**flow/config.mk**
```make
export PLATFORM = sky130hd
export DESIGN_NAME = pointwise_layer_stream
export DESIGN_NICKNAME = pointwise_layer_stream
export VERILOG_FILES = /design/flow/design.v
export SDC_FILE = /design/flow/constraint.sdc
export NUM_CORES = 4
export LEC_CHECK = 0
export CAP_MARGIN = 20
export CORE_ASPECT_RATIO = 0.8
export CORE_MARGIN = 4
export CORE_UTILIZATION = 72
export CTS_CLUSTER_DIAMETER = 96
export CTS_CLUSTER_SIZE = 19
export GPL_ROUTABILITY_DRIVEN = 0
export GPL_TIMING_DRIVEN = 1
export SETUP_SLACK_MARGIN = 0.9
export SLEW_MARGIN = 20
export TNS_END_PERCENT = 75
```
**flow/run.sh**
```bash
#!/bin/bash
# the make line also repeats each setting of config.mk as NAME=value (left out here)
make -C /OpenROAD-flow-scripts/flow DESIGN_CONFIG=/design/flow/config.mk WORK_HOME=/design/flow/orfs CLKGATE_MAP_FILE= finish
```
**flow/constraint.sdc**
```tcl
create_clock -name core_clock -period 6.17 [get_ports {clk}]
set_input_delay 1.2340 -clock core_clock [delete_from_list [all_inputs] [get_ports {clk}]]
set_output_delay 1.2340 -clock core_clock [all_outputs]
set_load 0.01 [all_outputs]
```
**flow/design.v**
```verilog
module pointwise_weight_regs #(
    parameter DATA_W   = 8,
    parameter CIN      = 32,
    parameter COUT     = 64,
    parameter PAR_CIN  = 8,
    parameter PAR_COUT = 8
)(
    input  wire clk,
    input  wire reset,
    input  wire                         wr_en,
    input  wire [$clog2(COUT*CIN)-1:0]  wr_addr,
    input  wire signed [DATA_W-1:0]     wr_data,
    input  wire [$clog2((COUT+PAR_COUT-1)/PAR_COUT)-1:0] cout_blk_idx,
    input  wire [$clog2((CIN +PAR_CIN -1)/PAR_CIN )-1:0] cin_blk_idx,
    output reg  signed [PAR_COUT*PAR_CIN*DATA_W-1:0] weight_vec
);
    localparam NUM_CIN_BLKS  = (CIN  + PAR_CIN  - 1) / PAR_CIN;
    localparam NUM_COUT_BLKS = (COUT + PAR_COUT - 1) / PAR_COUT;
    localparam BLOCK_W       = PAR_COUT * PAR_CIN * DATA_W;
    localparam TOTAL_BLOCKS  = NUM_CIN_BLKS * NUM_COUT_BLKS;
    localparam TOTAL_WEIGHTS = COUT * CIN;
    (* ram_style = "block" *)
    reg signed [BLOCK_W-1:0] weight_mem [0:TOTAL_BLOCKS-1];
    wire [$clog2(COUT)-1:0] wr_cout;
    wire [$clog2(CIN)-1:0]  wr_cin;
    assign wr_cout = wr_addr / CIN;
    assign wr_cin  = wr_addr % CIN;
    wire [$clog2(NUM_COUT_BLKS)-1:0] wr_cout_blk;
    wire [$clog2(NUM_CIN_BLKS)-1:0]  wr_cin_blk;
    assign wr_cout_blk = wr_cout / PAR_COUT;
    assign wr_cin_blk  = wr_cin  / PAR_CIN;
    wire [$clog2(TOTAL_BLOCKS)-1:0] blk_idx;
    assign blk_idx = wr_cout_blk * NUM_CIN_BLKS + wr_cin_blk;
    wire [$clog2(PAR_COUT)-1:0] off_cout;
    wire [$clog2(PAR_CIN)-1:0]  off_cin;
    assign off_cout = wr_cout % PAR_COUT;
    assign off_cin  = wr_cin  % PAR_CIN;
    wire [$clog2(PAR_COUT*PAR_CIN)-1:0] elem_idx;
    assign elem_idx = off_cout * PAR_CIN + off_cin;
    wire [$clog2(BLOCK_W)-1:0] bit_idx;
    assign bit_idx = elem_idx * DATA_W;
    always @(posedge clk) begin
        if (wr_en && (wr_addr < TOTAL_WEIGHTS)) begin
            weight_mem[blk_idx][bit_idx +: DATA_W] <= wr_data;
        end
    end
    always @(posedge clk) begin
        weight_vec <=
            weight_mem[cout_blk_idx * NUM_CIN_BLKS + cin_blk_idx];
    end
endmodule
module pointwise_mac_datapath #(
    parameter DATA_W   = 8,
    parameter ACC_W    = 64,
    parameter PAR_CIN  = 8,    
    parameter PAR_COUT = 8
)(
    input  wire                               clk,
    input  wire                               reset,
    input  wire                               acc_clear,
    input  wire                               acc_enable,
    input  wire signed [PAR_CIN*DATA_W-1:0]   feature_vec,
    input  wire signed [PAR_COUT*PAR_CIN*DATA_W-1:0] weight_vec,
    output wire signed [PAR_COUT*ACC_W-1:0]   acc_out
);
    initial begin
        if (PAR_CIN & (PAR_CIN - 1))
            $error("PAR_CIN must be power of 2.");
    end
    localparam PROD_W   = 2 * DATA_W;
    localparam TREE_LVL = $clog2(PAR_CIN);
    localparam SUM_W    = PROD_W + TREE_LVL;
    localparam LATENCY  = 2 + TREE_LVL;  
    integer g, i;
    reg signed [PAR_CIN*DATA_W-1:0]            feature_vec_r;
    reg signed [PAR_COUT*PAR_CIN*DATA_W-1:0]   weight_vec_r;
    always @(posedge clk) begin
        feature_vec_r <= feature_vec;
        weight_vec_r  <= weight_vec;
    end
    (* use_dsp = "yes" *)
    reg signed [PROD_W-1:0] mult [0:PAR_COUT-1][0:PAR_CIN-1];
    always @(posedge clk) begin
        for (g = 0; g < PAR_COUT; g = g + 1) begin
            for (i = 0; i < PAR_CIN; i = i + 1) begin
                mult[g][i] <=
                    $signed(feature_vec_r[i*DATA_W +: DATA_W]) *
                    $signed(weight_vec_r[(g*PAR_CIN+i)*DATA_W +: DATA_W]);
            end
        end
    end
    reg signed [SUM_W-1:0] tree_lvl 
        [0:PAR_COUT-1][0:TREE_LVL-1][0:PAR_CIN/2-1];
    always @(posedge clk) begin
        for (g = 0; g < PAR_COUT; g = g + 1) begin
            for (i = 0; i < PAR_CIN/2; i = i + 1) begin
                tree_lvl[g][0][i] <=
                    {{(SUM_W-PROD_W){mult[g][2*i][PROD_W-1]}}, mult[g][2*i]} +
                    {{(SUM_W-PROD_W){mult[g][2*i+1][PROD_W-1]}}, mult[g][2*i+1]};
            end
        end
    end
    genvar lvl;
    generate
        for (lvl = 1; lvl < TREE_LVL; lvl = lvl + 1) begin : TREE_GEN
            integer idx;
            always @(posedge clk) begin
                for (g = 0; g < PAR_COUT; g = g + 1) begin
                    for (idx = 0; idx < (PAR_CIN >> (lvl+1)); idx = idx + 1) begin
                        tree_lvl[g][lvl][idx] <=
                            tree_lvl[g][lvl-1][2*idx] +
                            tree_lvl[g][lvl-1][2*idx+1];
                    end
                end
            end
        end
    endgenerate
    wire signed [SUM_W-1:0] cycle_sum [0:PAR_COUT-1];
    genvar gi;
    generate
        for (gi = 0; gi < PAR_COUT; gi = gi + 1) begin : SUM_OUT
            assign cycle_sum[gi] = tree_lvl[gi][TREE_LVL-1][0];
        end
    endgenerate
    reg [LATENCY-1:0] acc_enable_pipe;
    reg [LATENCY-1:0] acc_clear_pipe;
    always @(posedge clk) begin
        if (reset) begin
            acc_enable_pipe <= 0;
            acc_clear_pipe  <= 0;
        end
        else begin
            acc_enable_pipe <= {acc_enable_pipe[LATENCY-2:0], acc_enable};
            acc_clear_pipe  <= {acc_clear_pipe[LATENCY-2:0],  acc_clear};
        end
    end
    wire acc_enable_aligned = acc_enable_pipe[LATENCY-1];
    wire acc_clear_aligned  = acc_clear_pipe[LATENCY-1];
    (* use_dsp = "yes" *)
    reg signed [ACC_W-1:0] acc_reg [0:PAR_COUT-1];
    always @(posedge clk) begin
        if (reset) begin
            for (g = 0; g < PAR_COUT; g = g + 1)
                acc_reg[g] <= 0;
        end
        else if (acc_clear_aligned) begin
            for (g = 0; g < PAR_COUT; g = g + 1)
                acc_reg[g] <= 0;
        end
        else if (acc_enable_aligned) begin
            for (g = 0; g < PAR_COUT; g = g + 1)
                acc_reg[g] <= acc_reg[g] + cycle_sum[g];
        end
    end
    generate
        for (gi = 0; gi < PAR_COUT; gi = gi + 1) begin : OUT_PACK
            assign acc_out[gi*ACC_W +: ACC_W] = acc_reg[gi];
        end
    endgenerate
endmodule
module pointwise_conv1x1_fsm_axis #(
    parameter DATA_W   = 8,
    parameter ACC_W    = 64,
    parameter CIN      = 32,
    parameter COUT     = 64,
    parameter PAR_CIN  = 8,
    parameter PAR_COUT = 8,
    parameter MAC_LATENCY = 5
)(
    input  wire clk,
    input  wire reset,
    input  wire s_axis_tvalid,
    output wire s_axis_tready,
    output wire m_axis_tvalid,
    input  wire m_axis_tready,
    input  wire signed [CIN*DATA_W-1:0] feature_vec,
    input  wire signed [PAR_COUT*ACC_W-1:0] acc_out,
    output reg  acc_clear,
    output reg  acc_enable,
    output reg signed [COUT*DATA_W-1:0] out_vec,
    output reg signed [CIN*DATA_W-1:0] feature_reg,
    output reg [$clog2((CIN+PAR_CIN-1)/PAR_CIN)-1:0]   cin_blk_idx,
    output reg [$clog2((COUT+PAR_COUT-1)/PAR_COUT)-1:0] cout_blk_idx,
    output reg o_intr
);
    localparam NUM_CIN_ITER  = (CIN  + PAR_CIN  - 1) / PAR_CIN;
    localparam NUM_COUT_ITER = (COUT + PAR_COUT - 1) / PAR_COUT;
    localparam IDLE      = 3'd0,
               LOAD      = 3'd1,
               ACCUM     = 3'd2,
               WAIT_PIPE = 3'd3,
               STORE     = 3'd4,
               DONE      = 3'd5;
    reg [2:0] state, next_state;
    reg [$clog2(NUM_CIN_ITER)-1:0]  cin_cnt;
    reg [$clog2(NUM_COUT_ITER)-1:0] cout_cnt;
    reg [$clog2(MAC_LATENCY)-1:0]   pipe_cnt;
    always @(posedge clk)
        if (reset)
            state <= IDLE;
        else
            state <= next_state;
    always @(*) begin
        next_state = state;
        case (state)
            IDLE:
                if (s_axis_tvalid)
                    next_state = LOAD;
            LOAD:
                next_state = ACCUM;
            ACCUM:
                if (cin_cnt == NUM_CIN_ITER-1)
                    next_state = WAIT_PIPE;
            WAIT_PIPE:
                if (pipe_cnt == MAC_LATENCY-1)
                    next_state = STORE;
            STORE:
                if (cout_cnt == NUM_COUT_ITER-1)
                    next_state = DONE;
                else
                    next_state = LOAD;
            DONE:
                if (m_axis_tready)
                    next_state = IDLE;
        endcase
    end
    function automatic signed [DATA_W-1:0] saturate;
        input signed [ACC_W-1:0] val;
        begin
            if (val > 127)
                saturate = 127;
            else if (val < -128)
                saturate = -128;
            else
                saturate = val[DATA_W-1:0];
        end
    endfunction
    integer g;
    always @(posedge clk) begin
        if (reset) begin
            cin_cnt      <= 0;
            cout_cnt     <= 0;
            pipe_cnt     <= 0;
            cin_blk_idx  <= 0;
            cout_blk_idx <= 0;
            acc_enable   <= 0;
            acc_clear    <= 0;
            out_vec      <= 0;
            feature_reg  <= 0;
            o_intr       <= 0;
        end
        else begin
            acc_enable <= 0;
            acc_clear  <= 0;
            o_intr     <= 0;
            if (state == ACCUM && next_state == WAIT_PIPE)
                pipe_cnt <= 0;
            else if (state == WAIT_PIPE)
                pipe_cnt <= pipe_cnt + 1;
            case (state)
                IDLE:
                begin
                    cin_cnt  <= 0;
                    cout_cnt <= 0;
                    if (s_axis_tvalid)
                        feature_reg <= feature_vec;   
                end
                LOAD:
                begin
                    cin_cnt      <= 0;
                    cin_blk_idx  <= 0;
                    cout_blk_idx <= cout_cnt;
                    acc_clear    <= 1;
                end
                ACCUM:
                begin
                    acc_enable  <= 1;
                    cin_blk_idx <= cin_cnt + 1;
                    if (cin_cnt != NUM_CIN_ITER-1)
                        cin_cnt <= cin_cnt + 1;
                end
                WAIT_PIPE:
                begin
                end
                STORE:
                begin
                    for (g = 0; g < PAR_COUT; g = g + 1)
                        if ((cout_cnt*PAR_COUT + g) < COUT)
                            out_vec[(cout_cnt*PAR_COUT + g)*DATA_W +: DATA_W]
                                <= saturate(acc_out[g*ACC_W +: ACC_W]);
                    if (cout_cnt != NUM_COUT_ITER-1)
                        cout_cnt <= cout_cnt + 1;
                end
                DONE:
                begin
                    o_intr <= 1;
                end
            endcase
        end
    end
    assign s_axis_tready = (state == IDLE);
    assign m_axis_tvalid = (state == DONE);
endmodule
module pointwise_layer_stream #(
    parameter DATA_W   = 8,
    parameter ACC_W    = 64,
    parameter CIN      = 16,
    parameter COUT     = 16,
    parameter PAR_CIN       = 8,
    parameter PAR_COUT       = 4
)(
    input  wire clk,
    input  wire reset,
    input  wire [CIN*DATA_W-1:0]  s_axis_tdata,
    input  wire                   s_axis_tvalid,
    output wire                   s_axis_tready,
    output wire [COUT*DATA_W-1:0] m_axis_tdata,
    output wire                   m_axis_tvalid,
    input  wire                   m_axis_tready,
    input  wire                         pw_wr_en,
    input  wire [$clog2(COUT*CIN)-1:0]  pw_wr_addr,
    input  wire signed [DATA_W-1:0]     pw_wr_data,
    output wire o_intr
);
    localparam NUM_CIN_ITER  = (CIN  + PAR_CIN  - 1) / PAR_CIN;
    localparam NUM_COUT_ITER = (COUT + PAR_COUT - 1) / PAR_COUT;
    localparam MAC_LATENCY = 3 + $clog2(PAR_CIN);
    wire                                  acc_clear;
    wire                                  acc_enable;
    wire signed [PAR_COUT*ACC_W-1:0]      acc_out;
    wire signed [CIN*DATA_W-1:0]          feature_full_reg;
    wire signed [PAR_CIN*DATA_W-1:0]      feature_slice;
    wire signed [PAR_COUT*PAR_CIN*DATA_W-1:0] weight_vec_block;
    wire [$clog2(NUM_CIN_ITER)-1:0]       cin_blk_idx;
    wire [$clog2(NUM_COUT_ITER)-1:0]      cout_blk_idx;
    wire signed [COUT*DATA_W-1:0]         fsm_out_vec;
    wire                                  fsm_m_axis_tvalid;
    pointwise_conv1x1_fsm_axis #(
        .DATA_W       (DATA_W),
        .ACC_W        (ACC_W),
        .CIN          (CIN),
        .COUT         (COUT),
        .PAR_CIN      (PAR_CIN),
        .PAR_COUT     (PAR_COUT),
        .MAC_LATENCY  (MAC_LATENCY)
    ) FSM (
        .clk            (clk),
        .reset          (reset),
        .s_axis_tvalid  (s_axis_tvalid),
        .s_axis_tready  (s_axis_tready),
        .m_axis_tvalid  (fsm_m_axis_tvalid),
        .m_axis_tready  (m_axis_tready),
        .feature_vec    (s_axis_tdata),       
        .acc_out        (acc_out),
        .acc_clear      (acc_clear),
        .acc_enable     (acc_enable),
        .out_vec        (fsm_out_vec),
        .feature_reg    (feature_full_reg),   
        .cin_blk_idx    (cin_blk_idx),
        .cout_blk_idx   (cout_blk_idx),
        .o_intr         (o_intr)
    );
    reg signed [PAR_CIN*DATA_W-1:0] feature_slice_r;
    always @(posedge clk)
        feature_slice_r <=
            feature_full_reg[
                cin_blk_idx * PAR_CIN * DATA_W +: PAR_CIN * DATA_W
            ];
    assign feature_slice = feature_slice_r;
    pointwise_weight_regs #(
        .DATA_W   (DATA_W),
        .CIN      (CIN),
        .COUT     (COUT),
        .PAR_CIN  (PAR_CIN),
        .PAR_COUT (PAR_COUT)
    ) PW_WREGS (
        .clk          (clk),
        .reset        (reset),
        .wr_en        (pw_wr_en),
        .wr_addr      (pw_wr_addr),
        .wr_data      (pw_wr_data),
        .cin_blk_idx  (cin_blk_idx),
        .cout_blk_idx (cout_blk_idx),
        .weight_vec   (weight_vec_block)
    );
    pointwise_mac_datapath #(
        .DATA_W   (DATA_W),
        .ACC_W    (ACC_W),
        .PAR_CIN  (PAR_CIN),
        .PAR_COUT (PAR_COUT)
    ) MAC_DP (
        .clk         (clk),
        .reset       (reset),
        .acc_clear   (acc_clear),
        .acc_enable  (acc_enable),
        .feature_vec (feature_slice),    
        .weight_vec  (weight_vec_block),
        .acc_out     (acc_out)
    );
    assign m_axis_tdata  = fsm_out_vec;
    assign m_axis_tvalid = fsm_m_axis_tvalid;
endmodule
```
==> GITHUB_STEP_SUMMARY, run 1 <==
### Flow metrics

| Metric | Value |
|---|---|
| Reg2reg path depth | `19` |
| FP Util | `about 72%` |
| Fmax | `0.200 GHz` |
| Crit-path max FO | `20` |
| CP endpoint kind | `register` |
| Num Clock Sinks | `between 4000 and 5000` |
| Fillers | `21600` |
| Die Y | `between 500 and 600 um` |
| Cell count listed in synth_stat.txt | `21300` |
| Total wire length | `~620000 um` |
| DRC viols | `0` |
| Antenna violations before repair | `between 100 and 150` |
| CTS hold repair buffers | `0` |
| First-pass GRT wire length | `approximately 940000 um` |
| Comb power | `44.5 mW` |
| Vias in the first global route | `between 150k and 200k` |
| Final Max Tran Viols | `0` |
| RR Endpoint | `MAC_DP.mult[30][15]` |
| Post-Syn Nets | `~25000` |
| RSZ-0062 raised after global routing | `yes` |
| Full die area | `about 350000 um^2` |
| P&R area growth vs syn | `6.36%` |
| Worst-Skew Late Latency | `between 0.9 and 1 ns` |
| Worst path bufs/invs | `5` |
| Worst-Margin Slew | `about 1.2 ns` |
| Int Power | `60.1 mW` |
| WL/cell | `between 20 and 25 um` |
| End of the critical path | `MAC_DP.mult[30][15]` |
| Critical path launch point type | `register` |
| Simple-gate share of the synthesized area | `between 10% and 20%` |
| I/O pin total | `280` |
| Layout Nets | `between 20000 and 25000` |
| Data arrival, critical path | `roughly 5.8 ns` |
| Worst path required time | `6.97 ns` |
| WS Path Type | `register to register` |
| PwrDens | `between 300 and 400 nW/um^2` |
| Initial DRC count | `17500` |
| Lkg Pwr | `approximately 110 nW` |
| MUX area fraction | `between 6 and 7%` |
| Endpoints failing setup | `0` |
| Hold depth | `0` |
| Top cells by count, synth | `inv_1 (3046), dfxtp_1 (2195), edfxtp_1 (2048)` |
| Sw frac | `approximately 40%` |
| Placed instance count | `between 20000 and 30000` |
| Remaining antenna violation count | `0` |
| Largest net degree at the start of global routing | `138` |
| Ys flop type | `dfxtp_1` |
| Max Cap Viol | `0` |
| And-or/or-and share of the synthesized area | `under 10%` |
| Flop pwr share | `36.6%` |
| Core area | `between 300000 and 400000 um^2` |
| Critical path's largest stage delay | `~0.72 ns` |
| Post-Route Setup TNS | `0 ns` |
| Distinct lib cells used | `roughly 98` |
| Clock power share | `between 10% and 20%` |
| Final Hold Viols | `0` |
| Yosys warnings | `7` |
| H-tree levels | `5` |
| Final instance area | `259000 um^2` |
| Via density | `roughly 6` |
| VDD IR-drop max | `between 300 and 400 uV` |
| Clk. pwr | `18.2 mW` |
| Relative slew slack | `17.3%` |
| Worst hold path type | `register to register` |
| Critical R2R Launch | `MAC_DP.feature_vec_r[48]` |
| Yosys top cell by instances | `inv_1` |
| Flop-to-flop setup slack | `1.18 ns` |
| CTS Buf Count | `between 200 and 300` |
| Number of enable flip-flop cells | `2048` |
| Hold EP | `MAC_DP.feature_vec_r[6]` |
| Top cell area share | `~25%` |
| Stage-log warning count | `82` |
| Comb pwr share | `45.0%` |
| Sequential power | `about 36 mW` |
| Crit path from | `MAC_DP.feature_vec_r[48]` |
| Total net switching power | `slightly below 40 mW` |
| Clock buffer depth | `4` |
| Row cnt | `roughly 190` |
| Adders+Majority by Area | `between 20% and 30%` |
| Top area cell types | `edfxtp_1 (25%), dfxtp_1 (18%), fa_1 (15%)` |
| Hold Crit Start | `feature_slice_r[6]` |
| Register area | `between 100000 and 150000 um^2` |
| Finished Core Util | `slightly below 80%` |
| Gate Area | `approximately 120000 um^2` |
| Critical path depth | `19` |
| FFs w/ async S/R, synth | `0%` |
| Synth Area per Inst | `about 11 um^2` |
| Clock-pin slew on the worst setup and hold paths | `around 0.09 ns` |
| Critical path's slowest cell | `dfxtp_1` |
| YS chip area | `around 240000 um^2` |
| Gr usage total | `between 30% and 40%` |
| Largest area contributor in the netlist | `edfxtp_1` |
| Seq cells post-synth | `between 4000 and 5000` |
| Post-Layout Cell Count | `around 26000` |
| Die Width | `around 660 um` |
| Mapped Area | `243000 um^2` |
| Top pwr grp | `combinational logic` |
| Vias | `about 160k` |
| CTS tree | `done` |
| Fin Clk Skew | `roughly 0.092 ns` |
| Port Buffers | `279` |
| Grt ovf | `0` |
| CTS root buf | `clkbuf_16` |
| Cell Area, Placed | `roughly 250000 um^2` |
| Logic family by area | `adder cells` |
| Post-synth seq share | `a little over two fifths` |
| Tmin final | `~5 ns` |
| CP cell instances | `buf_4 > nand2b_1 > fa_1 > fa_1 > inv_1 > fa_1 > inv_1 > fa_1 > inv_1 > ha_1 > inv_1 > o21bai_1 > a21oi_1 > o21bai_1 > a21oi_1 > o21bai_1 > a21oi_1 > o21ai_0 > xnor2_1` |
| Post-Syn Instances | `approximately 21000` |
| Hpwl dp | `between 400000 and 500000 um` |
| Run status | `timing/DRC/antenna clean` |
| CP delay by family, top | `adder cells` |
| Pre-antenna DRT Iters | `9` |
| Xor/xnor share | `between 3 and 4%` |
| Final critical-path share of the clock period | `~80%` |
-- layout make-up --
type	instances	share of cell area (%)
antenna	71	0.0686
tap	4512	2.18
clock buffer	396	2.88
multi-input combinational	13300	47.9
sequential	4243	40.7
inverter	3050	4.42
timing repair buffer	465	1.67
clock inverter	31	0.154
-- what timing repair did --
item                                    4_1_cts  5_1_grt
buffers inserted                              0        0
endpoints found under the setup margin        0       56
resized                                       0       30
-- per-stage QoR --
step	worst slack (ns)	hold WS, ns	power [mW]
floorplan	1.68	0.310	67.0
global placement	1.10	0.310	79.3
detailed placement	1.01	0.312	80.3
CTS	0.950	0.320	98.3
global route	0.895	0.319	105
finish	1.18	0.320	98.9
-- layer usage --
layer | global-route usage [%] | up-vias | wire (um)
met2 | 50.7 | 7758 | 258000
met5 | 0.0967 | - | 582
li1 | - | 71000 | -
met3 | 11.5 | 1161 | 79200
met1 | 53.0 | 77100 | 259000
met4 | 11.6 | 68 | 23200
==> run 2: changes to the inputs <==
- CORE_MARGIN: 4 -> 2
- CTS_CLUSTER_DIAMETER: 96 -> 364
- GPL_ROUTABILITY_DRIVEN: 0 -> 1
- PLACE_DENSITY_LB_ADDON: default -> 0.0
- SETUP_SLACK_MARGIN: 0.9 -> 1.25
- clock period: 6.17 -> 4.2 ns (I/O delays scaled with it)
==> GITHUB_STEP_SUMMARY, run 2 <==
### Flow metrics

| Metric | Value |
|---|---|
| Final Hold Viols | `0` |
| Final Max Tran Viols | `0` |
| Full die area | `roughly 340000 um^2` |
| Antenna violations before repair | `around 150` |
| Flop pwr share | `about a third` |
| Comb pwr share | `50.9%` |
| Top pwr grp | `combinational logic` |
| And-or/or-and share of the synthesized area | `6.97%` |
| Comb power | `roughly 81 mW` |
| Crit path from | `MAC_DP.feature_vec_r[46]` |
| Mapped Area | `approximately 240000 um^2` |
| Vias | `roughly 170k` |
| Flop-to-flop setup slack | `-0.41 ns` |
| Cell count listed in synth_stat.txt | `roughly 21000` |
| Final hold slack | `about 0.27 ns` |
| Top cell area share | `roughly a quarter` |
| H-tree levels | `4` |
| Vias in the first global route | `167000` |
| Grt ovf | `0` |
| Worst-Skew Late Latency | `between 1 and 1.5 ns` |
| Ys flop type | `dfxtp_1` |
| Core area | `about 340000 um^2` |
| Yosys warnings | `7` |
| Row cnt | `190` |
| Simple-gate share of the synthesized area | `between 10% and 20%` |
| Post-Syn Instances | `around 21000` |
| Total net switching power | `around 64 mW` |
| Data arrival, critical path | `5.47 ns` |
| First-pass GRT wire length | `slightly above 1000000 um` |
| Worst-Margin Slew | `1.30 ns` |
| Num Clock Sinks | `4243` |
| Total wire length | `approximately 700000 um` |
| CP dominant cell by count | `fa_1` |
| Hold Crit Start | `PW_WREGS.weight_vec[247]` |
| Clock power share | `~16%` |
| RR Endpoint | `MAC_DP.mult[21][14]` |
| End of the critical path | `MAC_DP.mult[21][14]` |
| PwrDens | `569 nW/um^2` |
| Reg2reg path depth | `20` |
| Fmax | `between 0.2 and 0.25 GHz` |
| YS chip area | `about 240000 um^2` |
| Critical path depth | `20` |
| Worst path bufs/invs | `6` |
| Synth Area per Inst | `between 10 and 15 um^2` |
| VDD IR-drop max | `between 500 and 600 uV` |
| Stage-log warning count | `~50` |
| Critical path's largest stage delay | `about 0.52 ns` |
| CTS tree | `done` |
| Layout Nets | `roughly 27000` |
| Critical R2R Launch | `MAC_DP.feature_vec_r[46]` |
| Clock buffer depth | `4` |
| Post-Route Setup TNS | `-23.55 ns` |
| Die Width | `654 um` |
| Hold depth | `0` |
| WL/cell | `between 20 and 30 um` |
| CP delay by family, top | `adder cells` |
| Int Power | `around 96 mW` |
| Lkg Pwr | `~120 nW` |
| Adders+Majority by Area | `between 20% and 30%` |
| Gr usage total | `approximately 40%` |
| RSZ-0062 raised after global routing | `yes` |
| Sequential power | `53.0 mW` |
| Sw frac | `40.0%` |
| Number of enable flip-flop cells | `2048` |
| Clock-pin slew on the worst setup and hold paths | `0.09 ns` |
| CP cell instances | `buf_12 > and2_4 > fa_1 > inv_1 > fa_1 > inv_2 > fa_1 > inv_1 > fa_1 > inv_2 > ha_4 > inv_2 > o21bai_1 > a21o_1 > a21o_1 > a21oi_2 > o21bai_1 > a21o_1 > a21oi_2 > xnor2_1` |
| DRC viols | `0` |
| Placer Congestion | `between 0.9 and 1` |
| Hold EP | `MAC_DP.weight_vec_r[247]` |
| FP Util | `72.5%` |
| Via density | `around 6.1` |
| P&R area growth vs syn | `15.1%` |
| SO Viols | `antenna violations, negative setup slack` |
| Post-Syn Nets | `24900` |
| Initial DRC count | `roughly 20000` |
| CTS root buf | `clkbuf_16` |
| FFs w/ async S/R, synth | `0%` |
| I/O pin total | `280` |
| Top area cell types | `edfxtp_1 (25%), dfxtp_1 (18%), fa_1 (15%)` |
| Crit-path max FO | `7` |
| MUX area fraction | `about 7%` |
| Worst Slack Setup Final | `-0.406 ns` |
| CTS Buf Count | `roughly 250` |
| Yosys top cell by instances | `inv_1` |
| Distinct lib cells used | `slightly below 100` |
| Post-synth seq share | `about 43%` |
| Top cells by count, synth | `inv_1 (3046), dfxtp_1 (2195), edfxtp_1 (2048)` |
| Tmin final | `between 4 and 5 ns` |
| Worst path required time | `between 5 and 6 ns` |
| Final critical-path share of the clock period | `110%` |
| Seq cells post-synth | `4243` |
| Pre-antenna DRT Iters | `9` |
| Port Buffers | `279` |
| Xor/xnor share | `slightly below 4%` |
| Clk. pwr | `25.2 mW` |
| Critical path's slowest cell | `fa_1` |
| Remaining antenna violation count | `1` |
| WS Path Type | `register to register` |
| Largest area contributor in the netlist | `edfxtp_1` |
| Worst hold path type | `register to register` |
| Die Y | `between 500 and 600 um` |
| Relative slew slack | `roughly 13%` |
| Logic family by area | `adder cells` |
| CP endpoint kind | `register` |
| Critical path launch point type | `register` |
| Largest net degree at the start of global routing | `about 140` |
| Endpoints failing setup | `between 150 and 200` |
| Hpwl dp | `495000 um` |
| Fin Clk Skew | `0.0969 ns` |
| Max Cap Viol | `0` |
| Run status | `complete, but fails checks` |
==> run 2: per-stage QoR <==
step	setup slack, ns	utilization, %	cells	power, mW	cell area (um^2)
after floorplan	0.0344	-	21300	99.5	245000
after global placement	-0.186	78.3	27000	122	263000
after detailed placement	-0.309	78.3	27000	124	263000
after CTS	-0.165	81.6	27600	151	274000
after global routing	-0.558	83.4	27800	168	280000
final	-0.406	83.5	27900	159	280000
==> run 2: what timing repair did <==
| item | 4_1_cts | 5_1_grt |
|---|---|---|
| endpoints found under the setup margin | 732 | 1052 |
| gates resized | 549 | 990 |
| cloned | 22 | 11 |
| endpoints found under the hold margin | 0 | 0 |
| buffers inserted | 212 | 177 |
| pin swaps | 289 | 611 |
| hold buffers | 0 | 0 |
==> run 2: layout make-up <==
type                       instances  area, um^2
inverter                        3050       11500
multi-input combinational      13300      130000
antenna                          117         293
sequential                      4243      106000
tap                             4512        5650
fill                           18000       55500
timing repair buffer            2235       20100
clock inverter                     9         221
clock buffer                     373        6700
==> run 2: per-layer routing <==
layer / routed length, um / up-vias / track usage [%]
met4: 33700 / 90 / 14.6
met1: 267000 / 83200 / 55.4
met2: 299000 / 10200 / 57.7
met3: 96600 / 1929 / 13.4
met5: 601 / - / 0
li1: - / 74500 / -
==> run 3: changes to the inputs <==
- CORE_ASPECT_RATIO: 0.8 -> default
- CTS_CLUSTER_DIAMETER: 364 -> default
- CTS_CLUSTER_SIZE: 19 -> 43
- GPL_ROUTABILITY_DRIVEN: 1 -> default
- GPL_TIMING_DRIVEN: 1 -> default
- PLACE_DENSITY_LB_ADDON: 0.0 -> default
- SETUP_SLACK_MARGIN: 1.25 -> default
- TNS_END_PERCENT: 75 -> default
- clock period: 4.2 -> 8.53 ns (I/O delays scaled with it)
==> GITHUB_STEP_SUMMARY, run 3 <==
### Flow metrics

| Metric | Value |
|---|---|
| Crit-path max FO | `32` |
| Seq cells post-synth | `4243` |
| Critical path's slowest cell | `fa_1` |
| RR Endpoint | `MAC_DP.mult[17][15]` |
| Post-Route Setup TNS | `0 ns` |
| Run status | `timing/DRC/antenna clean` |
| And-or/or-and share of the synthesized area | `under 10%` |
| Simple-gate share of the synthesized area | `about 10%` |
| Placed instance count | `around 26000` |
| Via density | `6.01` |
| FP Util | `between 70 and 80%` |
| Pre-antenna DRT Iters | `7` |
| Top pwr grp | `combinational logic` |
| Endpoints failing setup | `0` |
| Flop-to-flop setup slack | `3.37 ns` |
| Crit path from | `MAC_DP.feature_vec_r[14]` |
| Hold depth | `0` |
| Comb power | `31.8 mW` |
| Sequential power | `approximately 26 mW` |
| Int Power | `between 40 and 50 mW` |
| Worst-Skew Late Latency | `just over 1 ns` |
| Ys flop type | `dfxtp_1` |
| Post-CTS Resized | `0` |
| CTS Buf Count | `approximately 420` |
| Critical path's largest stage delay | `about 0.53 ns` |
| Critical path depth | `20` |
| H-tree levels | `5` |
| Reg2reg path depth | `20` |
| Fin Clk Skew | `about 0.11 ns` |
| End of the critical path | `MAC_DP.mult[17][15]` |
| Worst hold path type | `register to register` |
| Post-Syn Nets | `approximately 25000` |
| Yosys warnings | `7` |
| Core area | `approximately 340000 um^2` |
| Die Y | `slightly below 600 um` |
| Final Max Tran Viols | `0` |
| Post-Syn Instances | `around 21000` |
| CP dominant cell by count | `inv_1` |
| Gr usage total | `roughly 37%` |
| CTS root buf | `clkbuf_16` |
| CP endpoint kind | `register` |
| Number of enable flip-flop cells | `between 2000 and 2500` |
| Max Cap Viol | `0` |
| Total wire length | `630000 um` |
| Sw frac | `about 38%` |
| Distinct lib cells used | `around 98` |
| Final critical-path share of the clock period | `60.5%` |
| Comb pwr share | `41.0%` |
| Critical path launch point type | `register` |
| Clock-pin slew on the worst setup and hold paths | `0.06 ns` |
| Critical R2R Launch | `MAC_DP.feature_vec_r[14]` |
| Vias | `around 160k` |
| Adders+Majority by Area | `a little under a quarter` |
| Vias in the first global route | `around 160k` |
| Logic family by area | `adder cells` |
| Flop pwr share | `34.0%` |
| Top cell area share | `roughly 25%` |
| Fmax | `0.194 GHz` |
| First-pass GRT wire length | `958000 um` |
| Top area cell types | `edfxtp_1 (25%), dfxtp_1 (18%), fa_1 (15%)` |
| Remaining antenna violation count | `0` |
| Post-synth seq share | `roughly 43%` |
| CTS tree | `done` |
| Post-Layout Cell Count | `approximately 26000` |
| Placer Congestion | `between 0.9 and 1` |
| Finished Core Util | `between 70% and 80%` |
| Relative slew slack | `~14%` |
| Synth Area per Inst | `between 10 and 15 um^2` |
| Setup slack at placement | `roughly 2.9 ns` |
| CP cell instances | `buf_4 > and2_1 > fa_1 > inv_1 > fa_1 > inv_1 > fa_1 > inv_1 > fa_1 > inv_1 > ha_1 > inv_1 > o21bai_1 > a21oi_1 > o21bai_1 > a21oi_1 > o21bai_1 > a21oi_1 > o21ai_0 > xnor2_1` |
| Port Buffers | `~280` |
| Lkg Pwr | `~110 nW` |
| WL/cell | `approximately 24 um` |
| Cell count listed in synth_stat.txt | `between 20000 and 25000` |
| DRC viols | `0` |
| Post CTS Setup Buffer Count | `0` |
| I/O pin total | `around 280` |
| Xor/xnor share | `under 10%` |
| Worst path bufs/invs | `6` |
| Grt ovf | `0` |
| CP delay by family, top | `adder cells` |
| Top cells by count, synth | `inv_1 (3046), dfxtp_1 (2195), edfxtp_1 (2048)` |
| Yosys top cell by instances | `inv_1` |
| Clk. pwr | `about 19 mW` |
| Initial DRC count | `roughly 16000` |
| Largest net degree at the start of global routing | `149` |
| Hpwl dp | `458000 um` |
| Worst Slack Setup Final | `between 3 and 4 ns` |
| Row cnt | `about 210` |
| Clock buffer depth | `4` |
| Full die area | `approximately 340000 um^2` |
| Total net switching power | `29.3 mW` |
| WS Path Type | `register to register` |
| YS chip area | `approximately 240000 um^2` |
| Antenna violations before repair | `between 80 and 90` |
| VDD IR-drop max | `~270 uV` |
| Tmin final | `5.16 ns` |
| MUX area fraction | `6.86%` |
| Clock power share | `between 20% and 30%` |
| Largest area contributor in the netlist | `edfxtp_1` |
| Stage-log warning count | `~70` |
| PwrDens | `just under 300 nW/um^2` |
| FFs w/ async S/R, synth | `0%` |
| Worst path required time | `between 9 and 10 ns` |
| Mapped Area | `about 240000 um^2` |
| Layout Nets | `25100` |
| Worst-Margin Slew | `between 1 and 1.5 ns` |
| P&R area growth vs syn | `8.94%` |
| Die Width | `586 um` |
| Final Hold Viols | `0` |
| Hold Crit Start | `feature_slice_r[55]` |
| Data arrival, critical path | `between 5 and 6 ns` |
| Hold EP | `MAC_DP.feature_vec_r[55]` |
| CTS hold repair buffers | `0` |
| Num Clock Sinks | `approximately 4200` |
| RSZ-0062 raised after global routing | `no` |
[run 3: stage by stage]
stage	total power, mW	area [um^2]	hold WS (ns)
after global placement	56.9	251000	0.309
after CTS	77.2	265000	0.315
final	77.6	265000	0.319
after global routing	82.0	265000	0.327
after floorplan	48.5	243000	0.310
after detailed placement	57.7	251000	0.312
[run 3: layout make-up]
type,instances,area [um^2]
Clock inverter,196,2380
Timing Repair Buffer,444,4100
Multi-Input combinational cell,13300,124000
Clock buffer,591,12000
Tap cell,4515,5650
Antenna cell,37,92.6
Sequential cell,4243,105000
Fill cell,21000,71300
Inverter,3050,11400
[run 3: layer usage]
metal / vias up / wire length [um] / GRT usage (%)
met5: - / 289 / 0
met4: 37 / 32200 / 16.6
met3: 1463 / 67700 / 8.24
met2: 7926 / 282000 / 56.9
met1: 77900 / 248000 / 51.4
li1: 71400 / - / -
==> run 4: changes to the inputs <==
- CORE_ASPECT_RATIO: default -> 0.8
- CTS_CLUSTER_DIAMETER: default -> 96
- CTS_CLUSTER_SIZE: 43 -> 19
- GPL_ROUTABILITY_DRIVEN: default -> 1
- GPL_TIMING_DRIVEN: default -> 1
- SETUP_SLACK_MARGIN: default -> 0.47
- TNS_END_PERCENT: default -> 75
- clock period: 8.53 -> 4.1 ns (I/O delays scaled with it)
==> GITHUB_STEP_SUMMARY, run 4 <==
### Flow metrics

| Metric | Value |
|---|---|
| Run status | `complete, but fails checks` |
| SO Viols | `negative setup slack` |
| Flop pwr share | `roughly 34%` |
| Critical path launch point type | `register` |
| Comb power | `~80 mW` |
| And-or/or-and share of the synthesized area | `6.97%` |
| Yosys warnings | `7` |
| WS Path Type | `register to register` |
| Cell count listed in synth_stat.txt | `approximately 21000` |
| Sw frac | `between 30% and 40%` |
| Relative slew slack | `between 20% and 30%` |
| Worst Slack Setup Final | `-0.388 ns` |
| Critical path's slowest cell | `fa_1` |
| Num Clock Sinks | `approximately 4200` |
| Remaining antenna violation count | `0` |
| RR Endpoint | `MAC_DP.mult[18][14]` |
| Core area | `about 340000 um^2` |
| CP cell instances | `buf_8 > and2_4 > fa_1 > inv_2 > fa_1 > inv_1 > fa_1 > inv_1 > fa_1 > inv_2 > ha_4 > inv_2 > o21bai_1 > a21o_1 > a21o_1 > a21oi_2 > nor2_1 > o21ai_1 > nand2b_1 > a21oi_2 > xnor2_1` |
| Hold Crit Start | `reset` |
| PwrDens | `~580 nW/um^2` |
| Crit-path max FO | `7` |
| CP delay by family, top | `adder cells` |
| Max Cap Viol | `0` |
| Ys flop type | `dfxtp_1` |
| CTS Buf Count | `between 200 and 300` |
| Critical path's largest stage delay | `around 0.55 ns` |
| YS chip area | `243000 um^2` |
| Clk. pwr | `~28 mW` |
| Initial DRC count | `just over 20000` |
| Top cells by count, synth | `inv_1 (3046), dfxtp_1 (2195), edfxtp_1 (2048)` |
| Top area cell types | `edfxtp_1 (25%), dfxtp_1 (18%), fa_1 (15%)` |
| Cell Area, Placed | `264000 um^2` |
| Yosys top cell by instances | `inv_1` |
| Sequential power | `54.4 mW` |
| First-pass GRT wire length | `between 1000000 and 1500000 um` |
| H-tree levels | `5` |
| CP dominant cell by count | `fa_1` |
| Placed instance count | `roughly 27000` |
| Total net switching power | `63.4 mW` |
| Fin Clk Skew | `0.0723 ns` |
| Comb pwr share | `approximately half` |
| FP Util | `72.5%` |
| DRC viols | `0` |
| Post-Layout Cell Count | `27700` |
| Port Buffers | `between 200 and 300` |
| Flop-to-flop setup slack | `-0.39 ns` |
| Hold depth | `2` |
| Critical R2R Launch | `MAC_DP.feature_vec_r[21]` |
| Post-synth seq share | `between 40% and 50%` |
| WL/cell | `24.8 um` |
| Seq cells post-synth | `between 4000 and 5000` |
| Worst path bufs/invs | `6` |
| Row cnt | `around 190` |
| Worst-Skew Late Latency | `~0.98 ns` |
| Final instance area | `about 280000 um^2` |
| Number of enable flip-flop cells | `between 2000 and 2500` |
| Clock-pin slew on the worst setup and hold paths | `0.08 ns` |
| Crit path from | `MAC_DP.feature_vec_r[21]` |
| Worst-Margin Slew | `roughly 1.1 ns` |
| CTS tree | `done` |
| Die Y | `524 um` |
| Clock buffer depth | `4` |
| Hold EP | `FSM.out_vec[38]` |
| I/O pin total | `between 200 and 300` |
| Synth Area per Inst | `approximately 11 um^2` |
| CP endpoint kind | `register` |
| Mapped Area | `about 240000 um^2` |
| Worst hold path type | `primary input to register` |
| Logic family by area | `adder cells` |
| Clock power share | `between 10% and 20%` |
| MUX area fraction | `6.86%` |
| Tmin final | `4.49 ns` |
| Via density | `6.07` |
| Total wire length | `~690000 um` |
| Int Power | `97.3 mW` |
| Full die area | `approximately 340000 um^2` |
| Worst path required time | `approximately 4.9 ns` |
| Final Max Tran Viols | `0` |
| Fmax | `between 0.2 and 0.25 GHz` |
| Placer Congestion | `around 0.98` |
| Critical path depth | `21` |
| Post-Syn Nets | `around 25000` |
| Top cell area share | `between 20% and 30%` |
| Reg2reg path depth | `21` |
| VDD IR-drop max | `around 750 uV` |
| Adders+Majority by Area | `between 20% and 30%` |
| Final Hold Viols | `0` |
| CTS root buf | `clkbuf_16` |
| Final critical-path share of the clock period | `109%` |
| End of the critical path | `MAC_DP.mult[18][14]` |
| Xor/xnor share | `between 3 and 4%` |
| Distinct lib cells used | `approximately 98` |
| Grt ovf | `0` |
| Antenna violations before repair | `~130` |
| Hpwl dp | `slightly below 500000 um` |
| Data arrival, critical path | `5.30 ns` |
| Largest net degree at the start of global routing | `approximately 160` |
| Vias in the first global route | `about 170k` |
| Gr usage total | `about two fifths` |
| Layout Nets | `roughly 27000` |
| Endpoints failing setup | `between 150 and 200` |
| Simple-gate share of the synthesized area | `about 10%` |
| Lkg Pwr | `about 110 nW` |
| Vias | `between 150k and 200k` |
| P&R area growth vs syn | `13.3%` |
| Pre-antenna DRT Iters | `7` |
| FFs w/ async S/R, synth | `0%` |
| Die Width | `roughly 650 um` |
| Top pwr grp | `combinational logic` |
| Largest area contributor in the netlist | `edfxtp_1` |
| Stage-log warning count | `roughly 52` |
| Post-Syn Instances | `between 20000 and 25000` |
| RSZ-0062 raised after global routing | `yes` |
run 4: per-layer routing:
metal | share of wire (%) | wire length, um | track usage (%) | up-vias
met5 | 0.080 | 548 | 0 | -
li1 | - | - | - | 74200
met4 | 4.7 | 32200 | 15.0 | 84
met3 | 13 | 91100 | 12.3 | 1786
met1 | 39 | 271000 | 56.6 | 82000
met2 | 43 | 292000 | 57.2 | 10000
run 4: cell type report:
| cell class | count | area [um^2] |
|---|---|---|
| fill | 18800 | 59900 |
| antenna | 50 | 125 |
| clock inverter | 38 | 558 |
| sequential | 4243 | 106000 |
| inverter | 3050 | 11500 |
| clock buffer | 387 | 7290 |
| timing repair buffer | 2090 | 18100 |
| multi-input combinational | 13300 | 127000 |
| tap | 4512 | 5650 |
run 4: through the flow:
step           util (%)  TNS [ns]  total power, mW  setup slack (ns)  hold WS [ns]
2_1_floorplan         -    -0.876              102           -0.0655         0.310
3_3_place_gp       78.7    -24.97              127            -0.394         0.310
3_5_place_dp       78.7    -35.83              129            -0.447         0.312
4_1_cts            81.5    -23.23              157            -0.301         0.267
5_1_grt            82.1    -59.01              169            -0.534         0.309
6_report           82.2    -30.72              161            -0.388         0.292
run 4: repair_timing:
item | CTS | global route
cloned | 2 | 10
pin swaps | 135 | 216
endpoints found under the setup margin | 317 | 417
gates resized | 234 | 311
hold buffers | 0 | 0
setup buffers | 95 | 77
==> run 5: changes to the inputs <==
- ABC_AREA: default -> 1
- CELL_PAD_IN_SITES_DETAIL_PLACEMENT: default -> 1
- CELL_PAD_IN_SITES_GLOBAL_PLACEMENT: default -> 3
- CORE_UTILIZATION: 72 -> 65
- CTS_CLUSTER_SIZE: 19 -> 82
- GPL_ROUTABILITY_DRIVEN: 1 -> 0
- GPL_TIMING_DRIVEN: 1 -> 0
- HOLD_SLACK_MARGIN: default -> -0.01
- PLACE_DENSITY_LB_ADDON: default -> 0.09
- SETUP_SLACK_MARGIN: 0.47 -> 2.1
- TNS_END_PERCENT: 75 -> 85
- clock period: 4.1 -> 9.41 ns (I/O delays scaled with it)
==> GITHUB_STEP_SUMMARY, run 5 <==
### Flow metrics

| Metric | Value |
|---|---|
| Simple-gate share of the synthesized area | `15.1%` |
| And-or/or-and share of the synthesized area | `just over 9%` |
| Yosys top cell by instances | `inv_1` |
| Row cnt | `roughly 210` |
| FP Util | `65.4%` |
| Synth Area per Inst | `8.71 um^2` |
| Top area cell types | `edfxtp_1 (24%), dfxtp_1 (17%), fa_1 (14%)` |
| Core area | `398000 um^2` |
| Mapped Area | `approximately 260000 um^2` |
| Full die area | `about 410000 um^2` |
| Die Y | `570 um` |
| Yosys warnings | `7` |
| Number of enable flip-flop cells | `roughly 2000` |
| Die Width | `712 um` |
| Post-synth seq share | `between 40% and 50%` |
| Post-Syn Nets | `between 30000 and 40000` |
| Logic family by area | `adder cells` |
| Post-Syn Instances | `roughly 30000` |
| Ys flop type | `dfxtp_1` |
| Error msg | `[ERROR FLW-0024] Place density exceeds 1.0 (current PLACE_DENSITY_LB_ADDON =  0.09). Please check if the value of  PLACE_DENSITY_LB_ADDON is between 0 and 0.99.` |
| Distinct lib cells used | `55` |
| Cell count listed in synth_stat.txt | `29900` |
| Run status | `aborted with a tool error` |
| Top cells by count, synth | `inv_1 (5724), nand2_1 (5233), nor2_1 (3550)` |
| Seq cells post-synth | `around 4200` |
| Top cell area share | `roughly a quarter` |
| YS chip area | `260000 um^2` |
| Adders+Majority by Area | `approximately 22%` |
| Stopping stage | `global placement without I/O (3_1_place_gp_skip_io)` |
| Largest area contributor in the netlist | `edfxtp_1` |
| MUX area fraction | `0%` |
| FFs w/ async S/R, synth | `0%` |
| Xor/xnor share | `about 3.5%` |
==> run 6: changes to the inputs <==
- CELL_PAD_IN_SITES_DETAIL_PLACEMENT: 1 -> 0
- CTS_CLUSTER_DIAMETER: 96 -> 346
- CTS_CLUSTER_SIZE: 82 -> 41
==> GITHUB_STEP_SUMMARY, run 6 <==
### Flow metrics

| Metric | Value |
|---|---|
| Run status | `aborted with a tool error` |
| Stopping stage | `global placement without I/O (3_1_place_gp_skip_io)` |
| Error msg | `[ERROR FLW-0024] Place density exceeds 1.0 (current PLACE_DENSITY_LB_ADDON =  0.09). Please check if the value of  PLACE_DENSITY_LB_ADDON is between 0 and 0.99.` |
| Die Y | `570 um` |
| Yosys warnings | `7` |
| Distinct lib cells used | `approximately 55` |
| FP Util | `between 60% and 70%` |
| Yosys top cell by instances | `inv_1` |
| Post-Syn Nets | `33500` |
| Number of enable flip-flop cells | `2048` |
| Synth Area per Inst | `around 8.7 um^2` |
| Top cell area share | `23.6%` |
| Mapped Area | `~260000 um^2` |
| Cell count listed in synth_stat.txt | `about 30000` |
| Top area cell types | `edfxtp_1 (24%), dfxtp_1 (17%), fa_1 (14%)` |
| Row cnt | `roughly 210` |
| YS chip area | `around 260000 um^2` |
| Post-synth seq share | `between 40% and 50%` |
| Full die area | `406000 um^2` |
| Core area | `between 300000 and 400000 um^2` |
| Xor/xnor share | `3.54%` |
| Seq cells post-synth | `4243` |
| Logic family by area | `adder cells` |
| Ys flop type | `dfxtp_1` |
| Post-Syn Instances | `29900` |
| Largest area contributor in the netlist | `edfxtp_1` |
| Simple-gate share of the synthesized area | `15.1%` |
| Adders+Majority by Area | `between 20 and 25%` |
| Top cells by count, synth | `inv_1 (5724), nand2_1 (5233), nor2_1 (3550)` |
| And-or/or-and share of the synthesized area | `just over 9%` |
| FFs w/ async S/R, synth | `0%` |
| MUX area fraction | `0%` |
| Die Width | `slightly above 700 um` |
==> run 7: changes to the inputs <==
- ABC_AREA: 1 -> default
- CELL_PAD_IN_SITES_DETAIL_PLACEMENT: 0 -> default
- CELL_PAD_IN_SITES_GLOBAL_PLACEMENT: 3 -> default
- CORE_ASPECT_RATIO: 0.8 -> default
- CORE_UTILIZATION: 65 -> 72
- CTS_CLUSTER_DIAMETER: 346 -> 96
- CTS_CLUSTER_SIZE: 41 -> default
- GPL_ROUTABILITY_DRIVEN: 0 -> default
- GPL_TIMING_DRIVEN: 0 -> default
- HOLD_SLACK_MARGIN: -0.01 -> default
- PLACE_DENSITY_LB_ADDON: 0.09 -> default
- SETUP_SLACK_MARGIN: 2.1 -> default
- TNS_END_PERCENT: 85 -> default
- clock period: 9.41 -> 4.49 ns (I/O delays scaled with it)
==> GITHUB_STEP_SUMMARY, run 7 <==
### Flow metrics

| Metric | Value |
|---|---|
| Clk. pwr | `~37 mW` |
| Worst path bufs/invs | `6` |
| Port Buffers | `279` |
| Sequential power | `roughly 50 mW` |
| RSZ-0062 raised after global routing | `yes` |
| P&R area growth vs syn | `13.8%` |
| Clock buffer depth | `4` |
| Yosys warnings | `7` |
| Stage-log warning count | `41` |
| Comb power | `68.2 mW` |
| Post-synth seq share | `approximately 43%` |
| Post-Syn Nets | `24900` |
| Grt peak-use layer | `met2` |
| Cell count listed in synth_stat.txt | `21300` |
| FFs w/ async S/R, synth | `0%` |
| CP delay by family, top | `adder cells` |
| Largest net degree at the start of global routing | `106` |
| Die Y | `586 um` |
| WL/cell | `between 20 and 25 um` |
| Final Hold Viols | `0` |
| Crit-path max FO | `7` |
| Gr usage total | `39.0%` |
| Mapped Area | `~240000 um^2` |
| Pre-antenna DRT Iters | `8` |
| Hold EP | `FSM.out_vec[100]` |
| Met3 Usage GRT | `approximately a tenth` |
| Placer Congestion | `just under 1` |
| End of the critical path | `MAC_DP.mult[25][14]` |
| Full die area | `between 300000 and 400000 um^2` |
| WS Path Type | `register to register` |
| Clock-pin slew on the worst setup and hold paths | `0.06 ns` |
| Post-Syn Instances | `21300` |
| Fillers | `around 19000` |
| Flop-to-flop setup slack | `-0.04 ns` |
| Remaining antenna violation count | `1` |
| Relative slew slack | `about an eighth` |
| Core area | `~340000 um^2` |
| Int Power | `around 95 mW` |
| CTS hold repair buffers | `0` |
| Row cnt | `between 200 and 250` |
| Synth Area per Inst | `approximately 11 um^2` |
| Final critical-path share of the clock period | `101%` |
| Ys flop type | `dfxtp_1` |
| Vias | `approximately 170k` |
| CP endpoint kind | `register` |
| Grt ovf | `0` |
| Seq cells post-synth | `between 4000 and 5000` |
| Logic family by area | `adder cells` |
| Met2 Track Usage GR | `a little under 60%` |
| Layout Nets | `between 20000 and 30000` |
| H-tree levels | `5` |
| Top cell area share | `about 25%` |
| Worst hold path type | `primary input to register` |
| And-or/or-and share of the synthesized area | `roughly 7%` |
| Data arrival, critical path | `5.40 ns` |
| Initial DRC count | `between 15000 and 20000` |
| Number of enable flip-flop cells | `2048` |
| Critical R2R Launch | `MAC_DP.feature_vec_r[11]` |
| Final Max Tran Viols | `0` |
| Total wire length | `681000 um` |
| Critical path's slowest cell | `fa_1` |
| Run status | `complete, but fails checks` |
| Crit path from | `MAC_DP.feature_vec_r[11]` |
| Sw frac | `approximately 39%` |
| CTS tree | `done` |
| Simple-gate share of the synthesized area | `10.0%` |
| Hold depth | `2` |
| Tmin final | `about 4.5 ns` |
| Hpwl dp | `between 400000 and 500000 um` |
| Distinct lib cells used | `about 100` |
| Comb pwr share | `around 44%` |
| Total net switching power | `approximately 60 mW` |
| MUX area fraction | `under 10%` |
| Top pwr grp | `combinational logic` |
| CP cell instances | `clkbuf_16 > and2_1 > fa_1 > inv_2 > fa_1 > inv_1 > fa_1 > inv_1 > fa_1 > inv_2 > ha_4 > inv_2 > o21ai_2 > a21oi_1 > o21bai_1 > a21oi_1 > o21bai_1 > a21o_1 > a21oi_2 > xnor2_1` |
| CP dominant cell by count | `fa_1` |
| PwrDens | `roughly 560 nW/um^2` |
| Antenna violations before repair | `between 100 and 150` |
| RR Endpoint | `MAC_DP.mult[25][14]` |
| Worst Slack Setup Final | `-0.0378 ns` |
| Grt met1 use | `between 50% and 60%` |
| Endpoints failing setup | `4` |
| Fin Clk Skew | `slightly below 0.1 ns` |
| Yosys top cell by instances | `inv_1` |
| Critical path's largest stage delay | `0.52 ns` |
| Critical path depth | `20` |
| Reg2reg path depth | `20` |
| DRC viols | `0` |
| Die Width | `586 um` |
| Lkg Pwr | `115 nW` |
| Via density | `6.07` |
| Worst-Margin Slew | `~1.3 ns` |
| CTS Buf Count | `419` |
| Num Clock Sinks | `around 4200` |
| Worst path required time | `approximately 5.4 ns` |
| Clock power share | `23.6%` |
| YS chip area | `between 200000 and 250000 um^2` |
| Final instance area | `approximately 280000 um^2` |
| Worst-Skew Late Latency | `between 1 and 1.5 ns` |
| Xor/xnor share | `between 3 and 4%` |
| SO Viols | `antenna violations, negative setup slack` |
| Flop pwr share | `32.3%` |
| I/O pin total | `around 280` |
| FP Util | `a little over 70%` |
| Critical path launch point type | `register` |
| Hold Crit Start | `reset` |
| Post-Route Setup TNS | `-0.0783 ns` |
| First-pass GRT wire length | `approximately 1000000 um` |
| Adders+Majority by Area | `between 20% and 30%` |
| Fmax | `around 0.22 GHz` |
| Max Cap Viol | `0` |
| Largest area contributor in the netlist | `edfxtp_1` |
| Top cells by count, synth | `inv_1 (3046), dfxtp_1 (2195), edfxtp_1 (2048)` |
| CTS root buf | `clkbuf_16` |
| Vias in the first global route | `between 150k and 200k` |
| Cell Area, Placed | `roughly 260000 um^2` |
| VDD IR-drop max | `574 uV` |
| Top area cell types | `edfxtp_1 (25%), dfxtp_1 (18%), fa_1 (15%)` |
[run 7: through the flow]
stage	total power [mW]	setup slack [ns]	hold slack, ns	utilization [%]	cells
6_report	155	-0.0378	0.294	82.3	27500
5_1_grt	163	-0.212	0.304	82.3	27400
4_1_cts	151	0.000448	0.232	81.1	27300
3_5_place_dp	113	-0.129	0.312	76.7	26500
3_3_place_gp	112	0.00252	0.310	76.7	26500
2_1_floorplan	92.1	0.0349	0.310	-	21300
[run 7: what timing repair did]
| item | CTS | global route |
|---|---|---|
| pin swaps | 43 | 454 |
| setup endpoints to repair | 58 | 133 |
| resized | 86 | 659 |
| gates cloned | 0 | 28 |
| setup buffers | 13 | 114 |
[run 7: area by class of cell]
class | count | area (um^2) | share of cell area, %
diodes | 52 | 130 | 0.0470
clock buffers | 581 | 11900 | 4.31
clock inverters | 208 | 2400 | 0.868
inverters | 3050 | 11500 | 4.14
multi-input cells | 13300 | 126000 | 45.6
flip-flops and latches | 4243 | 106000 | 38.1
well taps | 4515 | 5650 | 2.04
repair buffers | 1491 | 13500 | 4.86
[run 7: per-layer routing]
metal | share of wire [%] | vias up
li1 | - | 73600
met1 | 38 | 81900
met2 | 45 | 9253
met3 | 11 | 1949
met4 | 6.2 | 50
met5 | 0.077 | -
==> run 8: changes to the inputs <==
- CORE_UTILIZATION: 72 -> 68
- CTS_CLUSTER_DIAMETER: 96 -> default
- CTS_CLUSTER_SIZE: default -> 36
- clock period: 4.49 -> 8.53 ns (I/O delays scaled with it)
==> GITHUB_STEP_SUMMARY, run 8 <==
### Flow metrics

| Metric | Value |
|---|---|
| Run status | `timing/DRC/antenna clean` |
| Placed instance count | `around 26000` |
| Worst Slack Setup Final | `around 3.3 ns` |
| Comb power | `~32 mW` |
| Hold depth | `0` |
| Initial DRC count | `~15000` |
| Endpoints failing setup | `0` |
| Clock buffer depth | `4` |
| CTS root buf | `clkbuf_16` |
| End of the critical path | `MAC_DP.mult[31][15]` |
| Number of enable flip-flop cells | `2048` |
| Reg2reg path depth | `19` |
| Int Power | `around 49 mW` |
| Critical path's slowest cell | `dfxtp_1` |
| Adders+Majority by Area | `a little under a quarter` |
| Ys flop type | `dfxtp_1` |
| Hpwl dp | `452000 um` |
| CP endpoint kind | `register` |
| CTS Buf Count | `424` |
| Vias | `155000` |
| Yosys warnings | `7` |
| Via density | `about 5.8` |
| YS chip area | `between 200000 and 250000 um^2` |
| Num Clock Sinks | `approximately 4200` |
| Total net switching power | `29.5 mW` |
| Critical path's largest stage delay | `0.78 ns` |
| Data arrival, critical path | `about 6 ns` |
| Final instance area | `266000 um^2` |
| Hold Crit Start | `feature_slice_r[20]` |
| Die Y | `602 um` |
| Layout Nets | `~25000` |
| Tmin final | `about 5.3 ns` |
| Hold EP | `MAC_DP.feature_vec_r[20]` |
| Synth Area per Inst | `about 11 um^2` |
| Fmax | `about 0.19 GHz` |
| Remaining antenna violation count | `0` |
| WS Path Type | `register to register` |
| Critical path launch point type | `register` |
| Comb pwr share | `between 40% and 50%` |
| Worst path bufs/invs | `5` |
| Final Max Tran Viols | `0` |
| Final hold slack | `a little over 0.3 ns` |
| Worst hold path type | `register to register` |
| Seq cells post-synth | `4243` |
| Row cnt | `between 200 and 250` |
| Antenna violations before repair | `around 110` |
| Critical R2R Launch | `MAC_DP.feature_vec_r[58]` |
| Final Hold Viols | `0` |
| Grt ovf | `0` |
| First-pass GRT wire length | `approximately 930000 um` |
| Cell count listed in synth_stat.txt | `about 21000` |
| I/O pin total | `approximately 280` |
| Crit-path max FO | `17` |
| CP delay by family, top | `adder cells` |
| Largest area contributor in the netlist | `edfxtp_1` |
| Cell Area, Placed | `about 250000 um^2` |
| Mapped Area | `approximately 240000 um^2` |
| FFs w/ async S/R, synth | `0%` |
| Gr usage total | `34.0%` |
| Top cells by count, synth | `inv_1 (3046), dfxtp_1 (2195), edfxtp_1 (2048)` |
| Crit path from | `MAC_DP.feature_vec_r[58]` |
| Full die area | `between 300000 and 400000 um^2` |
| Flop-to-flop setup slack | `3.28 ns` |
| Die Width | `602 um` |
| CTS hold repair buffers | `0` |
| Pre-antenna DRT Iters | `6` |
| Total wire length | `610000 um` |
| Xor/xnor share | `under 10%` |
| Lkg Pwr | `109 nW` |
| Yosys top cell by instances | `inv_1` |
| Stage-log warning count | `around 53` |
| Placer Congestion | `0.936` |
| Final critical-path share of the clock period | `61.6%` |
| Logic family by area | `adder cells` |
| MUX area fraction | `under 10%` |
| Sw frac | `between 30% and 40%` |
| RSZ-0062 raised after global routing | `no` |
| Fin Clk Skew | `about 0.11 ns` |
| Flop pwr share | `about a third` |
| Post-Syn Nets | `24900` |
| Top area cell types | `edfxtp_1 (25%), dfxtp_1 (18%), fa_1 (15%)` |
| Post-Layout Cell Count | `26700` |
| Setup slack at placement | `~3.3 ns` |
| VDD IR-drop max | `between 200 and 300 uV` |
| Core area | `between 300000 and 400000 um^2` |
| Clock power share | `roughly a quarter` |
| CTS tree | `done` |
| Post-Route Setup TNS | `0 ns` |
| DRC viols | `0` |
| Clock-pin slew on the worst setup and hold paths | `0.06 ns` |
| Post CTS Setup Buffer Count | `0` |
| Top pwr grp | `combinational logic` |
| Relative slew slack | `14.8%` |
| PwrDens | `between 200 and 300 nW/um^2` |
| And-or/or-and share of the synthesized area | `under 10%` |
| Vias in the first global route | `about 160k` |
| Sequential power | `around 26 mW` |
| Worst-Margin Slew | `between 1 and 1.5 ns` |
| Distinct lib cells used | `between 90 and 100` |
| Max Cap Viol | `0` |
| Post-Syn Instances | `21300` |
| Worst-Skew Late Latency | `approximately 1.0 ns` |
| Port Buffers | `279` |
| P&R area growth vs syn | `9.27%` |
| H-tree levels | `5` |
| Critical path depth | `19` |
| WL/cell | `22.9 um` |
| Clk. pwr | `19.7 mW` |
| Simple-gate share of the synthesized area | `10.0%` |
| Largest net degree at the start of global routing | `146` |
| Post-CTS Resized | `0` |
| RR Endpoint | `MAC_DP.mult[31][15]` |
| Worst path required time | `9.37 ns` |
| FP Util | `68.4%` |
| CP cell instances | `buf_4 > nand2_1 > fa_1 > fa_1 > inv_1 > fa_1 > inv_1 > fa_1 > inv_1 > ha_1 > inv_1 > o21bai_1 > a21oi_1 > o21bai_1 > a21oi_1 > o21bai_1 > a21oi_1 > o21ai_0 > xnor2_1` |
| Top cell area share | `about 25%` |
| Post-synth seq share | `43.3%` |
-- run 8: metrics by stage --
step,total power [mW],util [%]
finish,78.1,74.7
global route,82.8,74.7
CTS,78.0,74.6
detailed placement,58.2,70.5
global placement,57.6,70.5
floorplan,48.5,-
-- run 8: area by class of cell --
type	count	area [um^2]
Tap cell	4751	5940
Multi-Input combinational cell	13300	124000
Sequential cell	4243	105000
Clock inverter	245	3010
Antenna cell	65	163
Clock buffer	550	11800
Inverter	3050	11400
Fill cell	24200	90100
Timing Repair Buffer	437	4100
-- run 8: per-layer routing --
metal	share of wire, %	GRT usage (%)	wire length, um
met5	0.028	0	168
met4	4.2	13.1	25800
met3	9.4	6.90	57500
met2	44	51.1	268000
met1	42	49.0	259000
==> run 9: changes to the inputs <==
- CORE_UTILIZATION: 68 -> 45
- CTS_CLUSTER_SIZE: 36 -> default
- clock period: 8.53 -> 10.0 ns (I/O delays scaled with it)
==> GITHUB_STEP_SUMMARY, run 9 <==
### Flow metrics

| Metric | Value |
|---|---|
| Clk. pwr | `17.3 mW` |
| Total wire length | `625000 um` |
| Pre-antenna DRT Iters | `8` |
| P&R area growth vs syn | `10.7%` |
| Worst path bufs/invs | `5` |
| WL/cell | `~21 um` |
| Max Cap Viol | `0` |
| Fin Clk Skew | `~0.12 ns` |
| Hpwl dp | `about 470000 um` |
| YS chip area | `243000 um^2` |
| CP cell instances | `buf_4 > nand2_1 > fa_1 > fa_1 > inv_1 > fa_1 > inv_1 > fa_1 > inv_1 > ha_1 > inv_1 > o21bai_1 > a21oi_1 > o21bai_1 > a21oi_1 > o21bai_1 > a21oi_1 > o21ai_0 > xnor2_1` |
| I/O pin total | `around 280` |
| Comb pwr share | `40.6%` |
| Seq cells post-synth | `about 4200` |
| Top pwr grp | `combinational logic` |
| Adders+Majority by Area | `23.2%` |
| Fmax | `between 0.15 and 0.2 GHz` |
| RR Endpoint | `MAC_DP.mult[31][15]` |
| CTS tree | `done` |
| Largest net degree at the start of global routing | `136` |
| Comb power | `27.0 mW` |
| Die Width | `740 um` |
| Placer Congestion | `roughly 0.88` |
| Crit-path max FO | `22` |
| Top cells by count, synth | `inv_1 (3046), dfxtp_1 (2195), edfxtp_1 (2048)` |
| Final instance area | `~270000 um^2` |
| VDD IR-drop max | `slightly above 200 uV` |
| RSZ-0062 raised after global routing | `no` |
| CP delay by family, top | `adder cells` |
| Final Hold Viols | `0` |
| Logic family by area | `adder cells` |
| CTS root buf | `clkbuf_16` |
| Hold depth | `0` |
| Worst hold path type | `register to register` |
| Final Max Tran Viols | `0` |
| Grt ovf | `0` |
| Xor/xnor share | `about 3.9%` |
| Post-Layout Cell Count | `29100` |
| Post-Syn Instances | `between 20000 and 25000` |
| Total net switching power | `around 25 mW` |
| Die Y | `approximately 740 um` |
| Via density | `roughly 5.2` |
| Flop pwr share | `between 30% and 40%` |
| Setup slack at placement | `around 3.9 ns` |
| Vias in the first global route | `153000` |
| Critical path depth | `19` |
| Post-CTS Resized | `0` |
| Top cell area share | `between 20% and 30%` |
| Clock power share | `between 20% and 30%` |
| Hold Crit Start | `PW_WREGS.weight_vec[224]` |
| DRC viols | `0` |
| Hold EP | `MAC_DP.weight_vec_r[224]` |
| Largest area contributor in the netlist | `edfxtp_1` |
| Clock buffer depth | `4` |
| Top area cell types | `edfxtp_1 (25%), dfxtp_1 (18%), fa_1 (15%)` |
| Vias | `approximately 150k` |
| Reg2reg path depth | `19` |
| Post-synth seq share | `between 40% and 50%` |
| Port Buffers | `279` |
| FP Util | `between 40% and 50%` |
| Full die area | `547000 um^2` |
| CTS Buf Count | `roughly 440` |
| Sequential power | `between 20 and 25 mW` |
| Data arrival, critical path | `a little over 6 ns` |
| Critical path's largest stage delay | `around 0.6 ns` |
| Critical R2R Launch | `MAC_DP.feature_vec_r[57]` |
| Worst path required time | `approximately 11 ns` |
| Mapped Area | `around 240000 um^2` |
| Number of enable flip-flop cells | `2048` |
| Yosys top cell by instances | `inv_1` |
| Placed instance count | `between 20000 and 30000` |
| Antenna violations before repair | `roughly 90` |
| Post-Route Setup TNS | `0 ns` |
| Synth Area per Inst | `11.4 um^2` |
| Yosys warnings | `7` |
| Worst-Skew Late Latency | `around 1.1 ns` |
| Sw frac | `37.5%` |
| Initial DRC count | `roughly 12000` |
| Gr usage total | `a little under a quarter` |
| Relative slew slack | `between 20% and 30%` |
| Post CTS Setup Buffer Count | `0` |
| Simple-gate share of the synthesized area | `between 10 and 15%` |
| Cell count listed in synth_stat.txt | `between 20000 and 25000` |
| Distinct lib cells used | `just under 100` |
| Clock-pin slew on the worst setup and hold paths | `0.07 ns` |
| Ys flop type | `dfxtp_1` |
| Tot Pwr | `about 67 mW` |
| Critical path launch point type | `register` |
| WS Path Type | `register to register` |
| Remaining antenna violation count | `0` |
| Crit path from | `MAC_DP.feature_vec_r[57]` |
| Worst Slack Setup Final | `4.83 ns` |
| Cell Area, Placed | `between 200000 and 300000 um^2` |
| End of the critical path | `MAC_DP.mult[31][15]` |
| FFs w/ async S/R, synth | `0%` |
| Run status | `timing/DRC/antenna clean` |
| H-tree levels | `5` |
| Worst-Margin Slew | `approximately 1.1 ns` |
| CTS hold repair buffers | `0` |
| Flop-to-flop setup slack | `slightly below 5 ns` |
| Layout Nets | `approximately 25000` |
| CP endpoint kind | `register` |
| Num Clock Sinks | `~4200` |
| Final critical-path share of the clock period | `between 50 and 60%` |
| Post-Syn Nets | `24900` |
| And-or/or-and share of the synthesized area | `under 10%` |
| First-pass GRT wire length | `around 950000 um` |
| Tmin final | `5.17 ns` |
| Endpoints failing setup | `0` |
| MUX area fraction | `between 6 and 7%` |
| Lkg Pwr | `about 110 nW` |
| Int Power | `around 42 mW` |
| Critical path's slowest cell | `dfxtp_1` |
| Row cnt | `approximately 270` |
| Core area | `540000 um^2` |
| Stage-log warning count | `between 40 and 50` |
| PwrDens | `between 200 and 250 nW/um^2` |
-- run 9: area by class of cell --
type / count / area (um^2)
clock buffer: 589 / 12600
multi-input combinational: 13300 / 124000
antenna: 37 / 92.6
clock inverter: 243 / 2860
tap: 7208 / 9020
timing repair buffer: 432 / 4040
sequential: 4243 / 105000
fill: 47900 / 270000
inverter: 3050 / 11400
-- run 9: stage by stage --
stage	util, %	hold slack (ns)
floorplan	-	0.310
global placement	47.1	0.310
detailed placement	47.1	0.312
CTS	49.9	0.309
global route	49.9	0.321
finish	49.9	0.320
-- run 9: per-layer routing --
layer	share of wire (%)	global-route usage [%]	vias to the layer above
met3	6.9	3.54	868
met1	46	33.5	75900
met4	3.2	6.77	26
li1	-	-	71500
met5	0.025	0	-
met2	43	34.6	4507
Power and IR drop assume default switching activity.
